==> flow/config.mk <==
export PLATFORM = sky130hd
export DESIGN_NAME = fir
export DESIGN_NICKNAME = fir
export VERILOG_FILES = /design/flow/design.v
export SDC_FILE = /design/flow/constraint.sdc
export NUM_CORES = 4
export LEC_CHECK = 0
export ABC_AREA = 1
export CAP_MARGIN = 20
export CORE_MARGIN = 2
export CORE_UTILIZATION = 40
export GPL_TIMING_DRIVEN = 0
export MAX_ROUTING_LAYER = met4
export SLEW_MARGIN = 20
==> flow/constraint.sdc <==
create_clock -name core_clock -period 6.0 [get_ports {clk}]
set_input_delay 1.2000 -clock core_clock [delete_from_list [all_inputs] [get_ports {clk}]]
set_output_delay 1.2000 -clock core_clock [all_outputs]
set_load 0.01 [all_outputs]
==> flow/design.v <==
`timescale 1ns / 10ps
module fir(
    input clk,                               
    input signed [15:0] noisy_signal,        
    output signed [15:0] filtered_signal     
);
    integer i, j;
    localparam [143:0] COEFFS = {16'h04F6,    
                                 16'h0AE4,    
                                 16'h1089,    
                                 16'h1469,    
                                 16'h160F,    
                                 16'h1496,    
                                 16'h1089,    
                                 16'h0AE4,    
                                 16'h04F6};   
    reg signed [15:0] delayed_signal [0:8];
    reg signed [31:0] prod  [0:8];
    reg signed [32:0] sum_0 [0:4];
    reg signed [33:0] sum_1 [0:2];
    reg signed [34:0] sum_2 [0:1];
    reg signed [35:0] sum_3;
    always @(posedge clk) begin
        delayed_signal[0] <= noisy_signal;
        for (i = 1; i <= 8; i = i + 1) begin
            delayed_signal[i] <= delayed_signal[i - 1];
        end
    end
    always @(posedge clk) begin
        for (j = 0; j <= 8; j = j + 1) begin
            prod[j] <= delayed_signal[j] * $signed(COEFFS[16*j +: 16]);
        end
    end
    always @(posedge clk) begin
        sum_0[0] <= prod[0] + prod[1];
        sum_0[1] <= prod[2] + prod[3];
        sum_0[2] <= prod[4] + prod[5];
        sum_0[3] <= prod[6] + prod[7];
        sum_0[4] <= prod[8];
    end
    always @(posedge clk) begin
        sum_1[0] <= sum_0[0] + sum_0[1];
        sum_1[1] <= sum_0[2] + sum_0[3];
        sum_1[2] <= sum_0[4];
    end
    always @(posedge clk) begin
        sum_2[0] <= sum_1[0] + sum_1[1];
        sum_2[1] <= sum_1[2];
    end
    always @(posedge clk) begin
        sum_3 <= sum_2[0] + sum_2[1];
    end
    assign filtered_signal = $signed(sum_3[35:14]);
endmodule
==> flow/run.sh <==
#!/bin/bash
# the make line also repeats each setting of config.mk as NAME=value (left out here)
make -C /OpenROAD-flow-scripts/flow DESIGN_CONFIG=/design/flow/config.mk WORK_HOME=/design/flow/orfs CLKGATE_MAP_FILE= finish
==> run summary, run 1 <==
flow finished, numbers: Hold Path Sink=sum_1[2][6], Post-Synth Simple-Gate Area=between 20% and 30%, Worst Setup Path Type=reg -> reg, critical path required time=6.52 ns, nets=10700, cts repair resizes=0, asr flop ratio synth=0%, DP HPWL=144000 um, Top non-seq family=adder cells, CTS Buf Count=78, crit end category=register, setup ws final=0.634 ns, Post-Synthesis Cells=9070, fin. max-slew vios=0, Syn Nets=about 11000, Placement Rows=148, Complex Gates by Area=4.54%, buffers and inverters on the worst path=4, grt ovf=0, clk latency late pin=0.69 ns, status=no timing/DRC/antenna violations, Worst setup SP type=register, MUX share of area=0%, commonest cells in the netlist=nand2_1, inv_1, ha_1, syn avg cell area=7.26 um^2, num ports=33, RSZ-0062 raised after global routing=false, post-synthesis sequential area ratio=20.8%, Worst path depth=18, Distinct lib cells used=37, Layout Cells excl Fill=11400, Core ar.=0.163 mm^2, CTS Buffer Depth=3, Die Size=about 0.17 mm^2, GRT Util Overall=20.5%, setup TNS=0 ns, Rel. slew slack=~34%, CTS clk-pin slew, worst paths=0.06 ns, largest net degree at the start of global routing=24, Final min period=5.37 ns, worst setup path end=prod[5][25], RR Startpoint=delayed_signal[5][14], drt drc=0, routed vias/inst=about 4.6, Worst Setup SP=delayed_signal[5][14], # port buffers=32, clock root buffer=clkbuf_16, GRT met1 Usage=26.3%, tool warnings=70, critical hold path startpoint=sum_0[4][6], Reg2Reg Depth=18, synthesized area=0.0659 mm^2, flip-flops with a built-in enable=0, initial antenna violation count=7, fmax=186 MHz, Die H=around 400 um, Pre-Place Util=40.4%, most area-hungry cell type in the Yosys netlist=dfxtp_1, WL/cell=14.6 um, GR Util met2=34.6%, reg2reg end=prod[5][25], Min-Delay Path Class=reg -> reg, Area Growth Syn to Fin=8.73%, hold path depth=0, setup bufs post-CTS=0, Routed WL=167000 um, endpoint arrival time on the critical path=around 5.9 ns, GPL Wtd Cong=0.945, final setup violation count=0, CP Cell Sequence=inv_1, ha_1, inv_1, ha_1, fa_1, fa_1, fa_1, inv_1, fa_1, inv_1, ha_1, nand2_1, nor2_1, nand2_1, nor2_1, nand2_1, nand4_1, nand2_1, max cap viols=0, xor+xnor area frac=4.12%, via count=between 50000 and 60000, Synth top cell by count=nand2_1, CP max stage cell=dfxtp_1, DIE WIDTH=about 410 um, final core occ=a little over two fifths, DR iter-0 viols=between 2000 and 3000, Final ANT Viol Nets=0, post-placement worst setup slack=0.501 ns, Adder Area Share=34.4%, top_reg_cell synth=dfxtp_1, FF-to-FF setup slack=0.63 ns, ys cells=9070, via count of the first global-routing pass=between 50000 and 60000, Setup Skew=0.0406 ns, first-pass GRT wire length=268000 um, max incr delay on CP=0.73 ns, H-tree levels=3, Hold Vio Cnt, Final=0, Yosys chip area=0.0659 mm^2, Final Cycle Share=89.4%, Area leader share=20.8%, clock sink count=683, Post-CTS Hold Buffers=0, Top cells by area=dfxtp_1, ha_1, fa_1, Top delay family on crit path=adder cells, CTS tree=built, global routing's busiest layer=met2, placed insts=~11000, DR pass1 iterations=7, crit-path max FO=8, Ys Warns=6, met3 Use GR=1.95%, register bit total from synthesis=683, Worst-Margin Slew=0.987 ns
## per-stage QoR
step | hold WS (ns) | instance area, um^2
after floorplan | 0.310 | 65900
after global placement | 0.311 | 68900
after detailed placement | 0.312 | 68900
after CTS | 0.324 | 71600
after global routing | 0.326 | 71600
final | 0.321 | 71600
## area by class of cell
class / count / area, um^2
diodes: 1 / 2.50
fillers: 16800 / 91500
flip-flops and latches: 683 / 13700
well taps: 2175 / 2720
plain buffers: 7 / 42.5
repair buffers: 33 / 335
multi-input cells: 6140 / 43700
clock inverters: 45 / 614
inverters: 2240 / 8410
clock buffers: 95 / 2080
## metal layers
| layer | share of wire (%) | vias up | routed length [um] |
|---|---|---|---|
| met1 | 47 | 24300 | 77600 |
| met4 | 2.5 | 0 | 4250 |
| met3 | 2.9 | 219 | 4820 |
| li1 | - | 27600 | - |
| met5 | 0 | - | 0 |
| met2 | 48 | 720 | 80000 |
==> inputs of run 2 (changes only) <==
CORE_UTILIZATION = 70   (was 40)
CTS_CLUSTER_DIAMETER = 380   (was default)
CTS_CLUSTER_SIZE = 36   (was default)
GPL_TIMING_DRIVEN = default   (was 0)
MAX_ROUTING_LAYER = default   (was met4)
PLACE_DENSITY = 0.64   (was default)
SETUP_SLACK_MARGIN = 1.14   (was default)
clock period = 3.86 ns   (was 6.0 ns; I/O delays follow)
==> run 2 against run 1 <==
Die size fell by 42%. The run now fails in global routing. Synthesized cell count is the same. Synthesized area did not move.
==> run summary, run 2 <==
yosys + openroad results -> register bit total from synthesis=683 (unchanged), Synth top cell by count=nand2_1, DP HPWL=166000 um (+15%), placed insts=10800 (-4.6%), GRT Util Overall=86.9%, commonest cells in the netlist=nand2_1, inv_1, ha_1, clock sink count=683 (unchanged), syn avg cell area=7.26 um^2 (unchanged), Placement Rows=112 (-24%), # port buffers=32 (unchanged), Distinct lib cells used=37 (unchanged), GPL Wtd Cong=1.00 (+5.8%), num ports=33 (unchanged), CTS Buffer Depth=3 (unchanged), post-synthesis sequential area ratio=20.8% (unchanged), grt ovf=~1400, most area-hungry cell type in the Yosys netlist=dfxtp_1, clock root buffer=clkbuf_16, Die H=311 um (-24%), Complex Gates by Area=4.54% (unchanged), H-tree levels=1 (-2), Ys Warns=6 (unchanged), error message=[ERROR GRT-0232] Routing congestion too high. Check the congestion heatmap in the GUI., Placed Area=0.0728 mm^2 (+5.7%), Core ar.=0.0933 mm^2 (-43%), Top non-seq family=adder cells, ys cells=9070 (unchanged), asr flop ratio synth=0% (unchanged), post-placement worst setup slack=-0.511 ns (-1.01 ns), Top cells by area=dfxtp_1, ha_1, fa_1, failing step=global routing, Area leader share=20.8% (unchanged), Adder Area Share=34.4% (unchanged), DIE WIDTH=311 um (-24%), synthesized area=0.0659 mm^2 (unchanged), Yosys chip area=0.0659 mm^2 (unchanged), top_reg_cell synth=dfxtp_1, MUX share of area=0% (unchanged), Post-Synth Simple-Gate Area=23.3% (unchanged), Die Size=0.0966 mm^2 (-42%), Syn Nets=10600 (unchanged), Post-Synthesis Cells=9070 (unchanged), xor+xnor area frac=4.12% (unchanged), flip-flops with a built-in enable=0 (unchanged), status=stopped before the end, CTS Buf Count=22 (-72%), Pre-Place Util=70.6% (+30 points)
[run 2: routing by layer]
metal | GRT overflow | GRT usage, %
met1 | 50 | 84.6
met2 | 816 | 100
met3 | 60 | 75.9
met4 | 422 | 90.2
met5 | 6 | 51.6
[run 2: per-stage QoR]
stage,TNS (ns),util (%),hold slack [ns]
floorplan,-6.20,-,0.310
global placement,-11.28,78.1,0.311
detailed placement,-24.33,78.1,0.312
CTS,-15.26,83.2,0.340
[run 2: repair_timing]
item | 4_1_cts
resized | 825
hold endpoints to repair | 0
pin swaps | 429
hold buffers | 0
endpoints found under the setup margin | 198
buffers inserted | 110
==> inputs of run 3 (changes only) <==
ABC_AREA = default   (was 1)
CORE_UTILIZATION = 66   (was 70)
CTS_CLUSTER_DIAMETER = default   (was 380)
CTS_CLUSTER_SIZE = default   (was 36)
PLACE_DENSITY = default   (was 0.64)
SETUP_SLACK_MARGIN = default   (was 1.14)
clock period = 4.62 ns   (was 3.86 ns; I/O delays follow)
==> run 3 against run 2 <==
Now fails the layout checks on negative setup slack. Die size is 9.5% lower. Synthesized cell count down 37%. Synthesized area down 15%.
==> run summary, run 3 <==
flow finished, numbers: grt ovf=0, drt drc=0, critical path required time=5.17 ns, Area leader share=24.4% (+3.6 points), clk latency late pin=0.67 ns, RR Startpoint=delayed_signal[4][10], commonest cells in the netlist=inv_1, ha_1, dfxtp_1, GPL Wtd Cong=0.937 (-6.4%), Pre-Place Util=66.8% (-3.7 points), FF-to-FF setup slack=-0.65 ns, post-synthesis sequential area ratio=24.4% (+3.6 points), Routed WL=131000 um, via count of the first global-routing pass=42100, GR Util met2=50.5%, CTS tree=built, DIE WIDTH=296 um (-4.9%), crit-path max FO=4, CP most frequent cell=fa_1, hold path depth=0, Post-Synth Simple-Gate Area=7.09% (-16 points), Ys Warns=6 (unchanged), H-tree levels=3 (+2), CTS Buffer Depth=3 (unchanged), flip-flops with a built-in enable=0 (unchanged), fin. max-slew vios=0, RSZ-0062 raised after global routing=true, max cap viols=0, num ports=33 (unchanged), Post-CTS Hold Buffers=0 (unchanged), Adder Area Share=40.4% (+6.0 points), MUX share of area=0.355% (+0.35 points), Die H=296 um (-4.9%), clock sink count=683 (unchanged), worst setup path end=prod[4][28], fmax=190 MHz, critical hold path startpoint=sum_1[2][18], synthesized area=0.0561 mm^2 (-15%), status=complete, but fails checks, Worst setup SP type=register, most area-hungry cell type in the Yosys netlist=dfxtp_1, DR iter-0 viols=1972, first-pass GRT wire length=211000 um, Syn Nets=7275 (-31%), syn avg cell area=9.75 um^2 (+34%), CP max stage cell=fa_1, Hold Vio Cnt, Final=0, Yosys chip area=0.0561 mm^2 (-15%), ys cells=5754 (-37%), Top cells by area=dfxtp_1, ha_1, fa_1, xor+xnor area frac=6.90% (+2.8 points), Final min period=5.27 ns, Top non-seq family=adder cells, Worst Setup SP=delayed_signal[4][10], Final Cycle Share=114%, Top delay family on crit path=adder cells, placed insts=7394 (-31%), DR pass1 iterations=7, register bit total from synthesis=683 (unchanged), endpoint arrival time on the critical path=5.82 ns, Setup Skew=0.0435 ns, GRT met1 Usage=41.8%, Hold Path Sink=sum_2[1][18], met3 Use GR=2.62%, DP HPWL=103000 um (-38%), Layout Cells excl Fill=7607, CP Cell Sequence=ha_4, inv_2, fa_1, inv_2, ha_4, inv_2, fa_1, inv_1, fa_1, inv_1, fa_1, inv_1, ha_2, a21o_1, a21o_1, a21oi_2, o21ai_2, a311oi_2, a21boi_2, o31ai_2, or4b_4, o311ai_2, crit end category=register, WL/cell=17.3 um, Distinct lib cells used=91 (+150%), Placement Rows=106 (-5.4%), largest net degree at the start of global routing=26, Final ANT Viol Nets=0, top_reg_cell synth=dfxtp_1, reg2reg end=prod[4][28], initial antenna violation count=4, global routing's busiest layer=met2, # port buffers=32 (unchanged), post-placement worst setup slack=-0.759 ns (-0.248 ns), CTS clk-pin slew, worst paths=0.07 ns, final core occ=80.2%, Fail Reasons=negative setup slack, nets=7928, setup ws final=-0.651 ns, max incr delay on CP=0.52 ns, clock root buffer=clkbuf_16, final hold slack=0.312 ns, Reg2Reg Depth=22, Post-Synthesis Cells=5754 (-37%), via count=41300, Core ar.=0.0840 mm^2 (-10%), Min-Delay Path Class=reg -> reg, Die Size=0.0873 mm^2 (-9.5%), asr flop ratio synth=0% (unchanged), tool warnings=~75, Complex Gates by Area=12.7% (+8.2 points), final setup violation count=33, CTS Buf Count=78 (+250%), Rel. slew slack=47.6%, Synth top cell by count=inv_1, Area Growth Syn to Fin=20.0%, Worst Setup Path Type=reg -> reg, routed vias/inst=5.43, buffers and inverters on the worst path=6, Antenna diodes=0, GRT Util Overall=between 30 and 40%, Worst path depth=22, Worst-Margin Slew=0.776 ns
[run 3: layer usage]
metal,wire [um],share of wire [%],vias up
met1,60600,46,20000
met2,62100,47,745
met3,4720,3.6,187
met5,13,0.0099,-
li1,-,-,20300
met4,3900,3.0,2
[run 3: cell type report]
type | instances | area [um^2]
sequential | 683 | 13900
tap | 1134 | 1420
clock buffer | 96 | 2100
fill | 5418 | 16600
inverter | 1191 | 4470
clock inverter | 50 | 669
multi-input combinational | 3852 | 40100
timing repair buffer | 601 | 4730
[run 3: stage by stage]
| step | cell area [um^2] | setup TNS, ns |
|---|---|---|
| 6_report | 67300 | -6.77 |
| 4_1_cts | 66100 | -6.36 |
| 3_5_place_dp | 61900 | -13.36 |
| 5_1_grt | 67300 | -13.28 |
| 3_3_place_gp | 61900 | -10.94 |
| 2_1_floorplan | 56400 | -1.88 |
[run 3: what timing repair did]
action,CTS,global route
pin swaps,151,166
gates resized,256,208
endpoints found under the setup margin,62,68
setup buffers,46,27
==> inputs of run 4 (changes only) <==
ABC_AREA = 1   (was default)
CAP_MARGIN = 10   (was 20)
CELL_PAD_IN_SITES_DETAIL_PLACEMENT = 1   (was default)
CELL_PAD_IN_SITES_GLOBAL_PLACEMENT = 1   (was default)
CORE_ASPECT_RATIO = 1.56   (was default)
CORE_MARGIN = 8   (was 2)
CORE_UTILIZATION = 41   (was 66)
CTS_CLUSTER_DIAMETER = 328   (was default)
GPL_TIMING_DRIVEN = 0   (was default)
MIN_ROUTING_LAYER = met2   (was default)
PLACE_DENSITY_LB_ADDON = 0.18   (was default)
SETUP_SLACK_MARGIN = 0.64   (was default)
SLEW_MARGIN = 0   (was 20)
TNS_END_PERCENT = 50   (was default)
clock period = 6.91 ns   (was 4.62 ns; I/O delays follow)
==> run 4 against run 3 <==
The run now finishes clean. Setup slack gained 1.8 ns. Count of clock-buffer cells in the layout fell by 4. Cell area is 6.9% higher. Core utilization decreased by 35 points. Worst hold slack gained 0.0097 ns. Register-to-register slack improved by 1.8 ns. Final cell count increased by 51%. Synthesized cell count up 58%. First-iteration DRC count went up to 6.5 times the previous value. Fmax down 9.1%. Largest cell class unchanged.
==> run summary, run 4 <==
flow finished, numbers: Die H=517 um (+75%), Syn Nets=10600 (+46%), fmax=172 MHz (-9.1%), xor+xnor area frac=4.12% (-2.8 points), flip-flops with a built-in enable=0 (unchanged), top_reg_cell synth=dfxtp_1, Hold Vio Cnt, Final=0 (unchanged), Reg2Reg Depth=17 (-23%), Yosys chip area=0.0659 mm^2 (+17%), Ys Warns=6 (unchanged), FF-to-FF setup slack=1.11 ns (+1.76 ns), fin. max-slew vios=0 (unchanged), CTS tree=built, Worst Setup SP=delayed_signal[4][15], buffers and inverters on the worst path=5 (-1), synthesized area=0.0659 mm^2 (+17%), register bit total from synthesis=683 (unchanged), Placement Rows=183 (+73%), DIE WIDTH=337 um (+14%), largest net degree at the start of global routing=22 (-15%), clock root buffer=clkbuf_16, CTS Buffer Depth=3 (unchanged), Pre-Place Util=41.3% (-25 points), asr flop ratio synth=0% (unchanged), Area Growth Syn to Fin=9.29%, Routed WL=230000 um (+75%), critical hold path startpoint=sum_1[2][19], Setup Skew=0.0335 ns (-0.0101 ns), GPL Wtd Cong=1.09 (+16%), via count of the first global-routing pass=87900 (+110%), # port buffers=32 (unchanged), Final min period=5.80 ns (+0.530 ns), worst setup path end=prod[4][17], Complex Gates by Area=4.54% (-8.2 points), CP Cell Sequence=inv_1, fa_1, inv_1, ha_1, fa_1, fa_1, inv_1, fa_1, inv_1, ha_1, nand2_2, nor2_2, inv_1, o21bai_2, nor2_1, nand2_1, nand2_1, Worst Setup Path Type=reg -> reg, Post-Synth Simple-Gate Area=23.3% (+16 points), endpoint arrival time on the critical path=6.35 ns (+0.53 ns), H-tree levels=3 (unchanged), CTS Buf Count=76 (-2.6%), Min-Delay Path Class=reg -> reg, Rel. slew slack=13.0% (-35 points), initial antenna violation count=1 (-3), Post-Synthesis Cells=9070 (+58%), Worst setup SP type=register, num ports=33 (unchanged), final setup violation count=0 (-100%), RR Startpoint=delayed_signal[4][15], clk latency late pin=0.72 ns (+0.05 ns), CP most frequent cell=inv_1, Top non-seq family=adder cells, CTS clk-pin slew, worst paths=0.08 ns (about the same), Area leader share=20.8% (-3.6 points), DR iter-0 viols=12800 (+550%), status=no timing/DRC/antenna violations, Top delay family on crit path=adder cells, Post-CTS Hold Buffers=0 (unchanged), Final ANT Viol Nets=0 (unchanged), max cap viols=0 (unchanged), Die Size=0.174 mm^2 (+99%), WL/cell=20.0 um (+16%), crit end category=register, GRT Util Overall=39.9% (+9.7 points), clock sink count=683 (unchanged), final hold slack=0.321 ns (+0.00970 ns), Worst-Margin Slew=1.30 ns (+0.524 ns), nets=10700 (+35%), grt ovf=0 (unchanged), Distinct lib cells used=37 (-59%), drt drc=0 (unchanged), setup TNS=0 ns (+6.77 ns), Synth top cell by count=nand2_1, first-pass GRT wire length=352000 um (+67%), reg2reg end=prod[4][17], post-synthesis sequential area ratio=20.8% (-3.6 points), syn avg cell area=7.26 um^2 (-26%), max incr delay on CP=0.85 ns (+0.33 ns), DR pass1 iterations=8 (+1), RSZ-0062 raised after global routing=false, most area-hungry cell type in the Yosys netlist=dfxtp_1, MUX share of area=0% (-0.35 points), tool warnings=71 (-5.3%), Worst path depth=17 (-23%), hold path depth=0 (unchanged), CP max stage cell=dfxtp_1, Core ar.=0.159 mm^2 (+90%), via count=78900 (+91%), Hold Path Sink=sum_2[1][19], critical path required time=7.46 ns (+2.29 ns), ys cells=9070 (+58%), Adder Area Share=34.4% (-6.0 points), crit-path max FO=15 (+11), routed vias/inst=6.86 (+26%), Top cells by area=dfxtp_1, ha_1, fa_1, Final Cycle Share=83.9% (-30 points), DP HPWL=193000 um (+88%), cts repair resizes=0 (-100%), setup bufs post-CTS=0 (-100%), commonest cells in the netlist=nand2_1, inv_1, ha_1
run 4: layout make-up:
cell class	count	area, um^2
diodes	134	335
plain buffers	7	42.5
clock buffers	92	2070
clock inverters	48	664
fillers	20300	87400
inverters	2240	8410
multi-input cells	6140	43700
flip-flops and latches	683	13700
well taps	2127	2660
repair buffers	36	383
run 4: per-stage QoR:
stage	setup slack [ns]	instance area [um^2]	instances	utilization, %
after global routing	0.701	71600	11400	45.0
after global placement	1.22	68800	11200	43.2
after CTS	1.07	71600	11400	44.9
final	1.11	72000	11500	45.2
after floorplan	2.06	65900	9070	-
after detailed placement	1.09	68900	11200	43.2
run 4: per-layer routing:
layer  share of wire, %  up-vias  wire [um]  GRT usage (%)
li1                   -    27600          -              -
met1                  0    28700          0              -
met2                 58    20500     133000           58.0
met3                 30     2191      67800           40.2
met4                 12        8      28300           10.0
met5              0.044        -        100          0.470
==> inputs of run 5 (changes only) <==
CAP_MARGIN = 0   (was 10)
CELL_PAD_IN_SITES_DETAIL_PLACEMENT = default   (was 1)
CELL_PAD_IN_SITES_GLOBAL_PLACEMENT = default   (was 1)
CORE_ASPECT_RATIO = default   (was 1.56)
CORE_MARGIN = 10   (was 8)
CORE_UTILIZATION = 18   (was 41)
CTS_CLUSTER_DIAMETER = 341   (was 328)
GPL_ROUTABILITY_DRIVEN = 1   (was default)
MAX_ROUTING_LAYER = met5   (was default)
MIN_ROUTING_LAYER = default   (was met2)
PLACE_DENSITY = 0.46   (was default)
PLACE_DENSITY_LB_ADDON = default   (was 0.18)
SETUP_SLACK_MARGIN = 0.88   (was 0.64)
SLEW_MARGIN = 20   (was 0)
TNS_END_PERCENT = default   (was 50)
clock period = 3.42 ns   (was 6.91 ns; I/O delays follow)
==> run 5 against run 4 <==
The layout now fails its checks (negative setup slack). Highest routed layer unchanged. Die size is 120% higher. Critical endpoint is now prod[4][24]. Non-clock buffer count is 363 higher. Cell area is 21% higher.
==> run summary, run 5 <==
flow finished, numbers: DP HPWL=156000 um (-19%), GRT Util Overall=9.41% (-31 points), Complex Gates by Area=4.54% (unchanged), DIE WIDTH=625 um (+85%), Final Cycle Share=125% (+41 points), commonest cells in the netlist=nand2_1, inv_1, ha_1, Synth top cell by count=nand2_1, setup TNS=-59.95 ns (-59.95 ns), Worst-Margin Slew=0.590 ns (-0.710 ns), Adder Area Share=34.4% (unchanged), Final ANT Viol Nets=0 (unchanged), max incr delay on CP=0.52 ns (-0.33 ns), drt drc=0 (unchanged), CTS Buf Count=87 (+14%), initial antenna violation count=15 (+14), grt ovf=0 (unchanged), GPL Wtd Cong=0.846 (-22%), FF-to-FF setup slack=-0.86 ns (-1.97 ns), crit end category=register, Area leader share=20.8% (unchanged), critical hold path startpoint=sum_0[4][22], CP Cell Sequence=ha_4, inv_2, fa_1, inv_2, ha_4, inv_2, fa_1, inv_1, fa_1, inv_1, fa_1, inv_2, ha_4, nand2_4, inv_6, nand2_4, nor3_2, nand2_1, nand2_2, nand2_2, nand2_1, nand2_1, nand2_1, fin. max-slew vios=0 (unchanged), crit-path max FO=4 (-11), Hold Vio Cnt, Final=0 (unchanged), Placement Rows=222 (+21%), Ys Warns=6 (unchanged), CTS clk-pin slew, worst paths=0.06 ns (-0.02 ns), WL/cell=12.9 um (-35%), clk latency late pin=0.68 ns (-0.04 ns), Min-Delay Path Class=reg -> reg, register bit total from synthesis=683 (unchanged), top_reg_cell synth=dfxtp_1, ys cells=9070 (unchanged), Routed WL=187000 um (-19%), Final min period=4.28 ns (-1.52 ns), DR pass1 iterations=6 (-2), largest net degree at the start of global routing=22 (unchanged), Post-Synthesis Cells=9070 (unchanged), post-placement worst setup slack=-1.47 ns (-2.56 ns), clock root buffer=clkbuf_16, Core ar.=0.365 mm^2 (+130%), synthesized area=0.0659 mm^2 (unchanged), Worst Setup Path Type=reg -> reg, flip-flops with a built-in enable=0 (unchanged), CTS Buffer Depth=3 (unchanged), most area-hungry cell type in the Yosys netlist=dfxtp_1, RR Startpoint=delayed_signal[4][9], num ports=33 (unchanged), syn avg cell area=7.26 um^2 (unchanged), Area Growth Syn to Fin=31.7%, final setup violation count=130 (+130), # port buffers=32 (unchanged), buffers and inverters on the worst path=7 (+2), clock sink count=683 (unchanged), MUX share of area=0% (unchanged), routed vias/inst=3.72 (-46%), Die H=625 um (+21%), Setup Skew=0.0387 ns (+0.00529 ns), Post-Synth Simple-Gate Area=23.3% (unchanged), Top cells by area=dfxtp_1, ha_1, fa_1, H-tree levels=3 (unchanged), RSZ-0062 raised after global routing=true, Fail Reasons=negative setup slack, via count=53700 (-32%), Worst path depth=23 (+6), tool warnings=73 (+2.8%), CTS tree=built, hold path depth=0 (unchanged), status=complete, but fails checks, post-synthesis sequential area ratio=20.8% (unchanged), CP max stage cell=fa_1, asr flop ratio synth=0% (unchanged), fmax=234 MHz (+36%), xor+xnor area frac=4.12% (unchanged), Worst Setup SP=delayed_signal[4][9], Rel. slew slack=60.4% (+47 points), max cap viols=0 (unchanged), Hold Path Sink=sum_1[2][22], Yosys chip area=0.0659 mm^2 (unchanged), nets=11100 (+3.5%), Worst setup SP type=register, first-pass GRT wire length=298000 um (-15%), endpoint arrival time on the critical path=4.86 ns (-1.49 ns), DR iter-0 viols=2194 (-83%), via count of the first global-routing pass=53400 (-39%), Reg2Reg Depth=23 (+6), setup ws final=-0.859 ns (-1.97 ns), Top delay family on crit path=adder cells, Die Size=0.390 mm^2 (+120%), reg2reg end=prod[4][24], worst setup path end=prod[4][24], Syn Nets=10600 (unchanged), Pre-Place Util=18.0% (-23 points), Distinct lib cells used=37 (unchanged), Top non-seq family=adder cells, critical path required time=4.00 ns (-3.46 ns)
## run 5: layout make-up
type	instances	area (um^2)
clock buffers	108	2440
well taps	4816	6030
clock inverters	54	622
plain buffers	7	65.1
diodes	4	10.0
fillers	40400	278000
inverters	2240	8480
flip-flops and latches	683	14200
repair inverters	2	15.0
multi-input cells	6140	51600
repair buffers	399	3350
## run 5: per-layer routing
metal	routed length, um	GRT usage (%)	vias up	share of wire [%]
li1	-	-	28400	-
met1	94000	13.4	24700	50
met2	86000	15.8	465	46
met3	4310	0.829	146	2.3
met4	2640	1.41	2	1.4
met5	17	0	-	0.0091
## run 5: through the flow
| stage | hold slack [ns] | instances | area, um^2 | util (%) |
|---|---|---|---|---|
| after global routing | 0.329 | 14400 | 86700 | 23.8 |
| after detailed placement | 0.312 | 13900 | 75600 | 20.7 |
| final | 0.318 | 14500 | 86800 | 23.8 |
| after CTS | 0.320 | 14400 | 85100 | 23.3 |
| after floorplan | 0.310 | 9070 | 69300 | - |
| after global placement | 0.311 | 13900 | 75600 | 20.7 |
## run 5: what timing repair did
action	in CTS	in global routing
resized	1025	286
gates cloned	2	0
setup endpoints to repair	222	204
hold buffers	0	0
pin swaps	581	310
buffers inserted	297	70
==> inputs of run 6 (changes only) <==
ABC_AREA = default   (was 1)
CAP_MARGIN = 20   (was 0)
CORE_MARGIN = 6   (was 10)
CORE_UTILIZATION = 40   (was 18)
CTS_CLUSTER_DIAMETER = default   (was 341)
CTS_CLUSTER_SIZE = 50   (was default)
GPL_ROUTABILITY_DRIVEN = default   (was 1)
GPL_TIMING_DRIVEN = default   (was 0)
HOLD_SLACK_MARGIN = 0.13   (was default)
MAX_ROUTING_LAYER = default   (was met5)
MIN_ROUTING_LAYER = met1   (was default)
PLACE_DENSITY = default   (was 0.46)
PLACE_DENSITY_LB_ADDON = 0.02   (was default)
SETUP_SLACK_MARGIN = default   (was 0.88)
TNS_END_PERCENT = 55   (was default)
clock period = 6.0 ns   (was 3.42 ns; I/O delays follow)
==> run 6 against run 5 <==
Now clean on timing, DRC and antenna. Fmax fell by 24%. Sequential share of layout area increased by 5.7 points. Die size down 62%. Core utilization is 21 points higher. Sequential cell count unchanged. Synthesized area fell by 15%.
==> run summary, run 6 <==
flow finished, numbers: Layout Cells excl Fill=7832 (-46%), hold path depth=0 (unchanged), post-synthesis sequential area ratio=24.4% (+3.6 points), first-pass GRT wire length=215000 um (-28%), final setup violation count=0 (-100%), max incr delay on CP=0.60 ns (+0.08 ns), MUX share of area=0.355% (+0.35 points), Post-Synth Simple-Gate Area=7.09% (-16 points), RR Startpoint=delayed_signal[0][6], most area-hungry cell type in the Yosys netlist=dfxtp_1, CP max stage cell=dfxtp_1, Core ar.=0.138 mm^2 (-62%), Pre-Place Util=40.5% (+23 points), Post-CTS Hold Buffers=0 (unchanged), Top cells by area=dfxtp_1, ha_1, fa_1, Adder Area Share=40.4% (+6.0 points), Top delay family on crit path=adder cells, Die H=386 um (-38%), flip-flops with a built-in enable=0 (unchanged), Ys Warns=6 (unchanged), endpoint arrival time on the critical path=6.28 ns (+1.42 ns), via count of the first global-routing pass=39000 (-27%), fin. max-slew vios=0 (unchanged), Post-Synthesis Cells=5754 (-37%), placed insts=7671 (-45%), met3 Use GR=2.11% (+1.3 points), H-tree levels=3 (unchanged), Final min period=5.67 ns (+1.39 ns), Final Cycle Share=94.4% (-31 points), nets=7417 (-33%), Yosys chip area=0.0561 mm^2 (-15%), CTS Buf Count=86 (-1.1%), Min-Delay Path Class=reg -> reg, syn avg cell area=9.75 um^2 (+34%), asr flop ratio synth=0% (unchanged), Worst path depth=19 (-17%), routed vias/inst=4.82 (+30%), Final ANT Viol Nets=0 (unchanged), cts repair resizes=0 (-100%), global routing's busiest layer=met2, top_reg_cell synth=dfxtp_1, GRT met1 Usage=26.3% (+13 points), via count=37800 (-30%), Routed WL=133000 um (-29%), Worst setup SP type=register, Worst Setup Path Type=reg -> reg, GPL Wtd Cong=0.836 (-1.2%), Hold Vio Cnt, Final=0 (unchanged), setup TNS=0 ns (+59.95 ns), CTS Buffer Depth=3 (unchanged), clock sink count=683 (unchanged), crit-path max FO=6 (+2), Rel. slew slack=33.2% (-27 points), Distinct lib cells used=91 (+150%), tool warnings=70 (-4.1%), # port buffers=32 (unchanged), DR iter-0 viols=1450 (-34%), Hold Path Sink=sum_1[2][17], critical path required time=6.61 ns (+2.61 ns), Area leader share=24.4% (+3.6 points), ys cells=5754 (-37%), Worst Setup SP=delayed_signal[0][6], num ports=33 (unchanged), GR Util met2=28.1% (+12 points), CP Cell Sequence=ha_1, fa_1, inv_1, fa_1, inv_1, fa_1, inv_1, fa_1, inv_1, ha_1, and3_1, and3_1, o311ai_0, a31oi_1, a31oi_1, o21ai_1, a21o_1, o311ai_2, xnor2_1, DIE WIDTH=386 um (-38%), fmax=177 MHz (-24%), CTS tree=built, CTS clk-pin slew, worst paths=0.06 ns (about the same), Syn Nets=7275 (-31%), Synth top cell by count=inv_1, commonest cells in the netlist=inv_1, ha_1, dfxtp_1, critical hold path startpoint=sum_0[4][17], DP HPWL=111000 um (-29%), Setup Skew=0.0576 ns (+0.0188 ns), buffers and inverters on the worst path=4 (-3), setup bufs post-CTS=0 (-100%), DR pass1 iterations=5 (-1), drt drc=0 (unchanged), register bit total from synthesis=683 (unchanged), WL/cell=17.0 um (+31%), worst setup path end=prod[0][27], Die Size=0.149 mm^2 (-62%), FF-to-FF setup slack=0.33 ns (+1.19 ns), xor+xnor area frac=6.90% (+2.8 points), synthesized area=0.0561 mm^2 (-15%), clock root buffer=clkbuf_16, GRT Util Overall=17.8% (+8.4 points), Complex Gates by Area=12.7% (+8.2 points), status=no timing/DRC/antenna violations, clk latency late pin=0.70 ns (+0.02 ns), Worst-Margin Slew=0.989 ns (+0.399 ns), Reg2Reg Depth=19 (-17%), largest net degree at the start of global routing=26 (+18%), crit end category=register, reg2reg end=prod[0][27], max cap viols=0 (unchanged), Placement Rows=136 (-39%), Top non-seq family=adder cells, Area Growth Syn to Fin=10.8%, initial antenna violation count=16 (+1), RSZ-0062 raised after global routing=false, grt ovf=0 (unchanged)
-- run 6: routing by layer --
layer | part of all wire [%] | wire [um]
met1 | 52 | 68800
met2 | 43 | 57600
met3 | 2.5 | 3380
met4 | 2.3 | 3060
met5 | 0 | 0
-- run 6: area by class of cell --
type	count	area (um^2)
clock buffer	118	2440
sequential	683	13700
tap	1863	2330
antenna	4	10.0
multi-input combinational	3852	37800
fill	13500	76200
clock inverter	39	678
timing repair buffer	82	696
inverter	1191	4470
-- run 6: metrics by stage --
step                setup WS (ns)  hold slack, ns  util, %  instance area [um^2]
CTS                         0.327           0.322     44.9                 62100
floorplan                   0.157           0.310        -                 56100
global route               0.0277           0.328     44.9                 62100
detailed placement          0.363           0.312     42.7                 59000
global placement            0.430           0.310     42.7                 59000
finish                      0.335           0.319     44.9                 62100
==> inputs of run 7 (changes only) <==
ABC_AREA = 1   (was default)
CORE_ASPECT_RATIO = 0.5   (was default)
CORE_MARGIN = 2   (was 6)
CORE_UTILIZATION = 72   (was 40)
CTS_CLUSTER_SIZE = default   (was 50)
HOLD_SLACK_MARGIN = default   (was 0.13)
MIN_ROUTING_LAYER = default   (was met1)
PLACE_DENSITY = 0.64   (was default)
PLACE_DENSITY_LB_ADDON = default   (was 0.02)
SETUP_SLACK_MARGIN = 1.07   (was default)
TNS_END_PERCENT = default   (was 55)
clock period = 3.68 ns   (was 6.0 ns; I/O delays follow)
==> run 7 against run 6 <==
Die size fell by 37%. The flow now stops in global routing. Synthesized cell count increased by 58%. Synthesized area up 17%.
==> run summary, run 7 <==
yosys + openroad results -> failing step=global routing, CTS Buffer Depth=3 (unchanged), asr flop ratio synth=0% (unchanged), GPL Wtd Cong=0.982 (+17%), Synth top cell by count=nand2_1, Area leader share=20.8% (-3.6 points), error message=[ERROR GRT-0116] Global routing finished with congestion. Check the congestion regions in the DRC Viewer., Post-Synthesis Cells=9070 (+58%), Distinct lib cells used=37 (-59%), Complex Gates by Area=4.54% (-8.2 points), GRT Util Overall=71.1%, Post-Synth Simple-Gate Area=23.3% (+16 points), Die H=218 um (-44%), # port buffers=32 (unchanged), DIE WIDTH=432 um (+12%), MUX share of area=0% (-0.35 points), placed insts=10900 (+41%), CTS Buf Count=61 (-29%), commonest cells in the netlist=nand2_1, inv_1, ha_1, Top non-seq family=adder cells, ys cells=9070 (+58%), grt ovf=28, Die Size=0.0940 mm^2 (-37%), Adder Area Share=34.4% (-6.0 points), status=stopped before the end, Ys Warns=6 (unchanged), top_reg_cell synth=dfxtp_1, H-tree levels=2 (-1), clock root buffer=clkbuf_16, num ports=33 (unchanged), clock sink count=683 (unchanged), Pre-Place Util=72.6% (+32 points), Placement Rows=78 (-43%), syn avg cell area=7.26 um^2 (-26%), register bit total from synthesis=683 (unchanged), Yosys chip area=0.0659 mm^2 (+17%), most area-hungry cell type in the Yosys netlist=dfxtp_1, xor+xnor area frac=4.12% (-2.8 points), synthesized area=0.0659 mm^2 (+17%), Core ar.=0.0907 mm^2 (-34%), Top cells by area=dfxtp_1, ha_1, fa_1, Post-CTS Hold Buffers=0 (unchanged), post-placement worst setup slack=-0.698 ns (-1.06 ns), Syn Nets=10600 (+46%), flip-flops with a built-in enable=0 (unchanged), post-synthesis sequential area ratio=20.8% (-3.6 points), DP HPWL=161000 um (+45%)
-- run 7: routing by layer --
metal / overflow / GRT usage, %
met5: 4 / 30.5
met4: 12 / 67.0
met3: 2 / 54.3
met2: 8 / 90.2
met1: 2 / 71.4
-- run 7: what timing repair did --
| action | 4_1_cts |
|---|---|
| buffers inserted | 126 |
| resized | 992 |
| gates cloned | 0 |
| pin swaps | 482 |
| endpoints found under the setup margin | 202 |
-- run 7: per-stage QoR --
step / utilization [%] / area, um^2 / TNS, ns
4_1_cts: 90.3 / 81900 / -31.22
3_5_place_dp: 82.1 / 74500 / -43.89
3_3_place_gp: 82.1 / 74500 / -30.49
2_1_floorplan: - / 68500 / -12.13
==> inputs of run 8 (changes only) <==
ABC_AREA = default   (was 1)
CELL_PAD_IN_SITES_DETAIL_PLACEMENT = 0   (was default)
CELL_PAD_IN_SITES_GLOBAL_PLACEMENT = 0   (was default)
CORE_ASPECT_RATIO = default   (was 0.5)
CORE_UTILIZATION = 71   (was 72)
CTS_CLUSTER_DIAMETER = 328   (was default)
CTS_CLUSTER_SIZE = 14   (was default)
GPL_TIMING_DRIVEN = 1   (was default)
MIN_ROUTING_LAYER = met1   (was default)
PLACE_DENSITY = default   (was 0.64)
PLACE_DENSITY_LB_ADDON = 0.18   (was default)
SETUP_SLACK_MARGIN = 0.64   (was 1.07)
SLEW_MARGIN = 15   (was 20)
TNS_END_PERCENT = 50   (was default)
clock period = 5.46 ns   (was 3.68 ns; I/O delays follow)
==> run 8 against run 7 <==
Now clean on timing, DRC and antenna. Synthesized cell count fell by 37%. Die size down 14%. Synthesized area fell by 15%.
==> run summary, run 8 <==
flow finished, numbers: placed insts=6882 (-37%), critical hold path startpoint=sum_0[4][23], Final min period=approximately 5.4 ns, Final Cycle Share=roughly 100%, RR Startpoint=delayed_signal[4][9], endpoint arrival time on the critical path=5.90 ns, CP max stage cell=fa_1, Post-Synth Simple-Gate Area=7.09% (-16 points), initial antenna violation count=1, Pre-Place Util=71.4% (-1.3 points), syn avg cell area=9.75 um^2 (+34%), Worst Setup Path Type=reg -> reg, status=no timing/DRC/antenna violations, MUX share of area=0.355% (+0.35 points), final setup violation count=0, top_reg_cell synth=dfxtp_1, Min-Delay Path Class=reg -> reg, Core ar.=0.0786 mm^2 (-13%), Post-CTS Hold Buffers=0 (unchanged), buffers and inverters on the worst path=6, Die H=285 um (+31%), max incr delay on CP=0.52 ns, crit end category=register, CTS tree=built, WL/cell=18.5 um, Worst path depth=22, CTS Buffer Depth=3 (unchanged), Rel. slew slack=39.6%, Adder Area Share=40.4% (+6.0 points), via count of the first global-routing pass=just over 40000, Area leader share=24.4% (+3.6 points), num ports=33 (unchanged), clk latency late pin=0.66 ns, Synth top cell by count=inv_1, Top cells by area=dfxtp_1, ha_1, fa_1, post-synthesis sequential area ratio=24.4% (+3.6 points), Reg2Reg Depth=22, Worst Setup SP=delayed_signal[4][9], Setup Skew=0.0504 ns, clock sink count=683 (unchanged), register bit total from synthesis=683 (unchanged), DIE WIDTH=285 um (-34%), Layout Cells excl Fill=7031, first-pass GRT wire length=208000 um, critical path required time=5.98 ns, nets=7499, Distinct lib cells used=91 (+150%), Area Growth Syn to Fin=10.8%, CP Cell Sequence=ha_4, inv_2, fa_1, inv_2, ha_4, inv_2, fa_1, inv_2, fa_1, inv_1, fa_1, inv_1, ha_2, a21o_1, a21o_1, a21oi_2, o21ai_2, a311oi_2, a21boi_2, o31ai_2, or4b_4, o311ai_2, asr flop ratio synth=0% (unchanged), commonest cells in the netlist=inv_1, ha_1, dfxtp_1, CTS clk-pin slew, worst paths=roughly 0.08 ns, Worst setup SP type=register, DP HPWL=98300 um (-39%), H-tree levels=2 (unchanged), GPL Wtd Cong=0.939 (-4.4%), hold path depth=0, Worst-Margin Slew=0.905 ns, largest net degree at the start of global routing=26, Top delay family on crit path=adder cells, Syn Nets=7275 (-31%), flip-flops with a built-in enable=0 (unchanged), CTS Buf Count=54 (-11%), Hold Vio Cnt, Final=0, max cap viols=0, FF-to-FF setup slack=0.08 ns, Final ANT Viol Nets=0, setup TNS=0 ns, fin. max-slew vios=0, xor+xnor area frac=6.90% (+2.8 points), Antenna diodes=0, via count=40300, RSZ-0062 raised after global routing=true, Layout fillers=4937, Routed WL=130000 um, DR pass1 iterations=6, synthesized area=0.0561 mm^2 (-15%), Yosys chip area=0.0561 mm^2 (-15%), Die Size=0.0813 mm^2 (-14%), Complex Gates by Area=12.7% (+8.2 points), grt ovf=0, Top non-seq family=adder cells, Post-Synthesis Cells=5754 (-37%), clock root buffer=clkbuf_16, Hold Path Sink=sum_1[2][23], crit-path max FO=3, DR iter-0 viols=2759, Ys Warns=6 (unchanged), drt drc=0, fmax=186 MHz, worst setup path end=prod[4][28], reg2reg end=prod[4][28], routed vias/inst=5.73, Placement Rows=103 (+32%), most area-hungry cell type in the Yosys netlist=dfxtp_1, tool warnings=73, GRT Util Overall=31.7%, ys cells=5754 (-37%), # port buffers=32 (unchanged)
[run 8: area by class of cell]
type                    instances  area (um^2)  area share, %
clock buffers                  55         1360           2.18
clock inverters                 4         95.1          0.153
inverters                    1191         4480           7.20
multi-input cells            3852        39400           63.4
flip-flops and latches        683        13900           22.3
well taps                    1050         1310           2.11
repair buffers                196         1620           2.60
[run 8: what timing repair did]
item                                    CTS  global route
gates resized                           202           183
pin swaps                                87            99
buffers inserted                         53            37
endpoints found under the setup margin   50            63
[run 8: routing by layer]
layer	wire length, um	up-vias	share of wire [%]	track usage, %
met1	56300	19600	43	42.2
li1	-	19400	-	-
met3	5970	294	4.6	3.50
met5	0	-	0	0
met4	4710	0	3.6	10.1
met2	63000	1085	48	54.1
[run 8: stage by stage]
step	area, um^2	hold WS [ns]	utilization (%)	setup slack [ns]
3_3_place_gp	58300	0.311	74.1	0.126
5_1_grt	62200	0.328	79.1	-0.0209
4_1_cts	61100	0.326	77.7	0.255
3_5_place_dp	58300	0.312	74.1	-0.0183
2_1_floorplan	56200	0.310	-	0.216
6_report	62200	0.323	79.1	0.0821
==> inputs of run 9 (changes only) <==
CELL_PAD_IN_SITES_DETAIL_PLACEMENT = default   (was 0)
CELL_PAD_IN_SITES_GLOBAL_PLACEMENT = default   (was 0)
CORE_MARGIN = 6   (was 2)
CORE_UTILIZATION = 40   (was 71)
CTS_CLUSTER_DIAMETER = default   (was 328)
CTS_CLUSTER_SIZE = default   (was 14)
GPL_TIMING_DRIVEN = default   (was 1)
HOLD_SLACK_MARGIN = 0.26   (was default)
MIN_ROUTING_LAYER = met2   (was met1)
PLACE_DENSITY_LB_ADDON = default   (was 0.18)
SETUP_SLACK_MARGIN = default   (was 0.64)
SLEW_MARGIN = 20   (was 15)
TNS_END_PERCENT = default   (was 50)
clock period = 6.0 ns   (was 5.46 ns; I/O delays follow)
==> run 9 against run 8 <==
Routed wire length rose by 0.16%. Global-route usage decreased by 5.7 points. Core utilization is 34 points lower. Register-to-register slack better by 0.22 ns. Fmax shrank 5.6%. Clock skew rose by 0.0076 ns. Synthesized cell count did not move. Count of clock-buffer cells in the layout is 49 higher. Critical path depth fell by 2. Worst hold slack lost 0.0094 ns. Largest cell class unchanged. Highest routed layer is now met5.
==> run summary, run 9 <==
flow finished, numbers: status=no timing/DRC/antenna violations, critical hold path startpoint=sum_1[2][9], CP max stage cell=dfxtp_1, initial antenna violation count=1 (unchanged), DP HPWL=103000 um (+5.1%), final setup violation count=0 (unchanged), CTS tree=built, Pre-Place Util=40.5% (-31 points), Final ANT Viol Nets=0 (unchanged), Storage cell area=0.0137 mm^2 (-1.5%), CTS Buf Count=80 (+48%), Post-CTS Hold Buffers=0 (unchanged), Placed Area=0.0589 mm^2 (+1.2%), top_reg_cell synth=dfxtp_1, MUX share of area=0.355% (unchanged), Worst-Margin Slew=1.03 ns (+0.122 ns), critical path required time=6.58 ns (+0.60 ns), fmax=176 MHz (-5.6%), via count=53800 (+33%), Post-Synth Simple-Gate Area=7.09% (unchanged), Synth top cell by count=inv_1, Comb area=0.0378 mm^2 (-4.0%), FF-to-FF setup slack=0.31 ns (+0.22 ns), Top delay family on crit path=adder cells, Hold Path Sink=sum_2[1][9], largest net degree at the start of global routing=26 (unchanged), Post-Synthesis Cells=5754 (unchanged), Top cells by area=dfxtp_1, ha_1, fa_1, Setup Skew=0.0580 ns (+0.00755 ns), hold path depth=0 (unchanged), commonest cells in the netlist=inv_1, ha_1, dfxtp_1, Area leader share=24.4% (unchanged), GRT met1 Usage=0% (-42 points), RR Startpoint=delayed_signal[4][4], first-pass GRT wire length=212000 um (+1.9%), CTS Buffer Depth=3 (unchanged), max cap viols=0 (unchanged), design area=0.0618 mm^2 (-0.63%), Hold Vio Cnt, Final=0 (unchanged), Worst setup SP type=register, DR pass1 iterations=8 (+2), clk latency late pin=0.69 ns (+0.03 ns), Rel. slew slack=30.7% (-8.9 points), Layout fillers=13200 (+170%), max incr delay on CP=0.51 ns (about the same), WL/cell=16.6 um (-10%), setup TNS=0 ns (unchanged), Die Size=0.149 mm^2 (+84%), reg2reg end=prod[4][28], H-tree levels=3 (+1), Syn Nets=7275 (unchanged), register bit total from synthesis=683 (unchanged), Core ar.=0.138 mm^2 (+76%), clock sink count=683 (unchanged), DR iter-0 viols=6689 (+140%), Worst Setup SP=delayed_signal[4][4], Complex Gates by Area=12.7% (unchanged), # port buffers=32 (unchanged), xor+xnor area frac=6.90% (unchanged), Adder Area Share=40.4% (unchanged), routed vias/inst=6.88 (+20%), clock root buffer=clkbuf_16, Worst path depth=20 (-9.1%), Placement Rows=136 (+32%), syn avg cell area=9.75 um^2 (unchanged), flip-flops with a built-in enable=0 (unchanged), Routed WL=130000 um (+0.16%), met3 Use GR=37.7% (+34 points), DIE WIDTH=386 um (+36%), grt ovf=0 (unchanged), endpoint arrival time on the critical path=6.28 ns (+0.38 ns), Yosys chip area=0.0561 mm^2 (unchanged), global routing's busiest layer=met3, RSZ-0062 raised after global routing=false, Final Cycle Share=94.9% (-3.6 points), asr flop ratio synth=0% (unchanged), GR Util met2=30.9% (-23 points), Top non-seq family=adder cells, Area Growth Syn to Fin=10.1%, CTS clk-pin slew, worst paths=0.07 ns (about the same), crit end category=register, Worst Setup Path Type=reg -> reg, most area-hungry cell type in the Yosys netlist=dfxtp_1, crit-path max FO=7 (+4), buffers and inverters on the worst path=4 (-2), Min-Delay Path Class=reg -> reg, Reg2Reg Depth=20 (-9.1%), worst setup path end=prod[4][28], drt drc=0 (unchanged), fin. max-slew vios=0 (unchanged), via count of the first global-routing pass=61400 (+48%), CP Cell Sequence=ha_1, ha_1, inv_1, fa_1, inv_1, fa_1, fa_1, inv_1, fa_1, inv_1, ha_1, a21o_1, a21o_1, a21oi_1, o21ai_0, a311oi_2, a21boi_1, o31ai_2, or4b_1, o311ai_1, ys cells=5754 (unchanged), GPL Wtd Cong=0.922 (-1.8%), num ports=33 (unchanged), Final min period=5.69 ns (+0.316 ns), tool warnings=70 (-4.1%), synthesized area=0.0561 mm^2 (unchanged), Ys Warns=6 (unchanged), post-synthesis sequential area ratio=24.4% (unchanged), Die H=386 um (+36%), GRT Util Overall=26.0% (-5.7 points), Distinct lib cells used=91 (unchanged), nets=7400 (-1.3%)
==> run 9: through the flow <==
step | worst slack (ns) | cells | hold WS [ns] | utilization [%]
floorplan | 0.157 | 5754 | 0.310 | -
finish | 0.306 | 7822 | 0.313 | 44.7
CTS | 0.293 | 7806 | 0.306 | 44.6
global placement | 0.385 | 7660 | 0.310 | 42.6
detailed placement | 0.315 | 7660 | 0.312 | 42.6
global route | 0.0138 | 7806 | 0.317 | 44.6
==> run 9: area by class of cell <==
class | count | area share (%)
Timing Repair Buffer | 71 | 0.993
Clock inverter | 42 | 0.918
Inverter | 1191 | 7.24
Sequential cell | 683 | 22.1
Multi-Input combinational cell | 3852 | 61.3
Tap cell | 1863 | 3.77
Antenna cell | 16 | 0.0648
Clock buffer | 104 | 3.62
==> run 9: routing by layer <==
| metal | vias to the layer above | wire length, um |
|---|---|---|
| met4 | 2 | 7770 |
| met1 | 20200 | 0 |
| met2 | 13500 | 67500 |
| met5 | - | 20 |
| li1 | 19100 | - |
| met3 | 982 | 54900 |
==> run 9: repair_timing <==
item | 4_1_cts | 5_1_grt
setup buffers | 0 | 0
setup endpoints to repair | 0 | 1
endpoints found under the hold margin | 0 | 0
gates resized | 0 | 2
==> inputs of run 10 (changes only) <==
ABC_AREA = 0   (was default)
CORE_MARGIN = 2   (was 6)
CORE_UTILIZATION = 63   (was 40)
GPL_ROUTABILITY_DRIVEN = 0   (was default)
GPL_TIMING_DRIVEN = 0   (was default)
HOLD_SLACK_MARGIN = default   (was 0.26)
MAX_ROUTING_LAYER = met4   (was default)
MIN_ROUTING_LAYER = default   (was met2)
PLACE_DENSITY = 0.93   (was default)
SETUP_SLACK_MARGIN = 0.1   (was default)
TNS_END_PERCENT = 40   (was default)
clock period = 3.17 ns   (was 6.0 ns; I/O delays follow)
==> run 10 against run 9 <==
The run now fails in global routing. Synthesized cell count is the same. Synthesized area stayed put. Die size down 39%.
==> run summary, run 10 <==
yosys + openroad results -> commonest cells in the netlist=inv_1, ha_1, dfxtp_1, ys cells=5754 (unchanged), failing step=global routing, Yosys chip area=0.0561 mm^2 (unchanged), top_reg_cell synth=dfxtp_1, xor+xnor area frac=6.90% (unchanged), Area leader share=24.4% (unchanged), Adder Area Share=40.4% (unchanged), Post-Synth Simple-Gate Area=7.09% (unchanged), most area-hungry cell type in the Yosys netlist=dfxtp_1, Core ar.=0.0884 mm^2 (-36%), Synth top cell by count=inv_1, GRT Util Overall=60.3%, synthesized area=0.0561 mm^2 (unchanged), Ys Warns=6 (unchanged), status=stopped before the end, clock sink count=683 (unchanged), Complex Gates by Area=12.7% (unchanged), DIE WIDTH=302 um (-22%), Top non-seq family=adder cells, # port buffers=32 (unchanged), syn avg cell area=9.75 um^2 (unchanged), Pre-Place Util=63.5% (+23 points), CTS Buffer Depth=3 (unchanged), Syn Nets=7275 (unchanged), flip-flops with a built-in enable=0 (unchanged), register bit total from synthesis=683 (unchanged), Die Size=0.0914 mm^2 (-39%), MUX share of area=0.355% (unchanged), H-tree levels=3 (unchanged), DP HPWL=105000 um (+1.5%), Post-Synthesis Cells=5754 (unchanged), error message=[ERROR GRT-0116] Global routing finished with congestion. Check the congestion regions in the DRC Viewer., Top cells by area=dfxtp_1, ha_1, fa_1, grt ovf=19, clock root buffer=clkbuf_16, Die H=302 um (-22%), CTS Buf Count=75 (-6.3%), num ports=33 (unchanged), post-synthesis sequential area ratio=24.4% (unchanged), asr flop ratio synth=0% (unchanged), Distinct lib cells used=91 (unchanged), Placement Rows=109 (-20%)
## run 10: what timing repair did
action	in CTS
endpoints found under the setup margin	241
resized	585
setup buffers	268
hold endpoints to repair	0
gates cloned	2
pin swaps	269
hold buffers	0
## run 10: through the flow
step / cells / setup slack, ns / util [%] / area, um^2
after CTS: 7349 / -2.20 / 75.0 / 66300
after detailed placement: 6951 / -2.67 / 67.1 / 59300
after global placement: 6951 / -2.51 / 67.1 / 59300
after floorplan: 5754 / -2.07 / - / 57500
## run 10: per-layer routing
metal | GRT overflow | track usage (%)
met5 | - | -
met4 | 9 | 57.0
met3 | 8 | 45.9
met2 | 2 | 76.4
met1 | 0 | 57.4
==> inputs of run 11 (changes only) <==
ABC_AREA = default   (was 0)
CAP_MARGIN = 40   (was 20)
CORE_MARGIN = 8   (was 2)
CORE_UTILIZATION = 52   (was 63)
CTS_CLUSTER_DIAMETER = 384   (was default)
GPL_TIMING_DRIVEN = default   (was 0)
MAX_ROUTING_LAYER = default   (was met4)
MIN_ROUTING_LAYER = met1   (was default)
PLACE_DENSITY = default   (was 0.93)
SETUP_SLACK_MARGIN = 0.51   (was 0.1)
SLEW_MARGIN = 25   (was 20)
TNS_END_PERCENT = default   (was 40)
clock period = 9.34 ns   (was 3.17 ns; I/O delays follow)
==> run 11 against run 10 <==
The run now finishes clean. Synthesized cell count unchanged. Synthesized area unchanged. Die size rose by 30%.
==> run summary, run 11 <==
flow finished, numbers: status=no timing/DRC/antenna violations, Worst-Margin Slew=slightly above 0.9 ns, Worst Setup SP=delayed_signal[4][15], GRT Util Overall=20.5%, DR pass1 iterations=5, Top delay family on crit path=adder cells, Synth top cell by count=inv_1, Hold Path Sink=sum_2[1][2], cts repair resizes=0 (-100%), ys cells=5754 (unchanged), max cap viols=0, RSZ-0062 raised after global routing=false, MUX share of area=0.355% (unchanged), initial antenna violation count=3, largest net degree at the start of global routing=27, CTS tree=built, reg2reg end=prod[4][28], num ports=33 (unchanged), setup bufs post-CTS=0 (-100%), Post-CTS Hold Buffers=0 (unchanged), asr flop ratio synth=0% (unchanged), H-tree levels=3 (unchanged), drt drc=0, top_reg_cell synth=dfxtp_1, Die Size=0.119 mm^2 (+30%), Post-Synthesis Cells=5754 (unchanged), Final ANT Viol Nets=0, worst setup path end=prod[4][28], critical path required time=9.88 ns, via count of the first global-routing pass=about 39000, Reg2Reg Depth=19, fin. max-slew vios=0, CTS clk-pin slew, worst paths=0.06 ns, Adder Area Share=40.4% (unchanged), Ys Warns=6 (unchanged), Min-Delay Path Class=reg -> reg, first-pass GRT wire length=198000 um, post-synthesis sequential area ratio=24.4% (unchanged), Complex Gates by Area=12.7% (unchanged), setup ws final=between 3 and 4 ns, clock sink count=683 (unchanged), FF-to-FF setup slack=~3.3 ns, syn avg cell area=9.75 um^2 (unchanged), Final Cycle Share=64.4%, fmax=166 MHz, commonest cells in the netlist=inv_1, ha_1, dfxtp_1, Pre-Place Util=52.4% (-11 points), setup TNS=0 ns, most area-hungry cell type in the Yosys netlist=dfxtp_1, nets=between 7000 and 8000, Post-Synth Simple-Gate Area=7.09% (unchanged), Antenna diodes=0, Final min period=6.02 ns, Rel. slew slack=38.9%, crit end category=register, Layout fillers=9458, Die H=344 um (+14%), via count=37800, WL/cell=16.2 um, clock root buffer=clkbuf_16, Placement Rows=120 (+10%), Top non-seq family=adder cells, max incr delay on CP=between 0.6 and 0.7 ns, CP max stage cell=dfxtp_1, register bit total from synthesis=683 (unchanged), DP HPWL=97700 um (-6.9%), CTS Buf Count=79 (+5.3%), Area leader share=24.4% (unchanged), DIE WIDTH=344 um (+14%), CTS Buffer Depth=3 (unchanged), routed vias/inst=5.17, endpoint arrival time on the critical path=6.56 ns, critical hold path startpoint=sum_1[2][2], Hold Vio Cnt, Final=0, Top cells by area=dfxtp_1, ha_1, fa_1, DR iter-0 viols=1693, Distinct lib cells used=91 (unchanged), CP Cell Sequence=inv_1, fa_1, inv_1, ha_1, fa_1, fa_1, inv_1, fa_1, inv_1, ha_1, a21o_1, a21o_1, a21oi_1, o21ai_0, a311oi_2, a21boi_1, o31ai_2, or4b_1, o311ai_1, final setup violation count=0, xor+xnor area frac=6.90% (unchanged), Setup Skew=0.0317 ns, clk latency late pin=0.65 ns, crit-path max FO=11, buffers and inverters on the worst path=4, synthesized area=0.0561 mm^2 (unchanged), RR Startpoint=delayed_signal[4][15], # port buffers=32 (unchanged), Worst setup SP type=register, Syn Nets=7275 (unchanged), tool warnings=70, Yosys chip area=0.0561 mm^2 (unchanged), Area Growth Syn to Fin=8.64%, post-placement worst setup slack=3.31 ns (+5.98 ns), flip-flops with a built-in enable=0 (unchanged), Worst path depth=19, hold path depth=0, Worst Setup Path Type=reg -> reg, Core ar.=0.107 mm^2 (+21%), grt ovf=0, Routed WL=118000 um
run 11: metal layers:
metal  share of wire, %  vias up  global-route usage, %
li1                   -    19200                      -
met1                 49    18000                   28.6
met2                 45      481                   33.8
met3                2.9      173                   2.44
met4                2.7        0                   5.36
met5                  0        -                      0
run 11: per-stage QoR:
step | utilization, % | instance area, um^2 | hold WS [ns] | cells
after floorplan | - | 56100 | 0.310 | 5754
after global placement | 54.3 | 58100 | 0.311 | 7172
after detailed placement | 54.4 | 58200 | 0.312 | 7176
after CTS | 56.9 | 60900 | 0.324 | 7316
after global routing | 56.9 | 60900 | 0.326 | 7316
final | 56.9 | 60900 | 0.314 | 7316
run 11: cell type report:
cell class / instances / area (um^2) / share of cell area, %
Timing Repair Buffer: 47 / 453 / 0.743
Clock inverter: 36 / 544 / 0.893
Tap cell: 1403 / 1760 / 2.88
Sequential cell: 683 / 13700 / 22.4
Clock buffer: 104 / 2200 / 3.61
Inverter: 1191 / 4470 / 7.34
Multi-Input combinational cell: 3852 / 37800 / 62.1
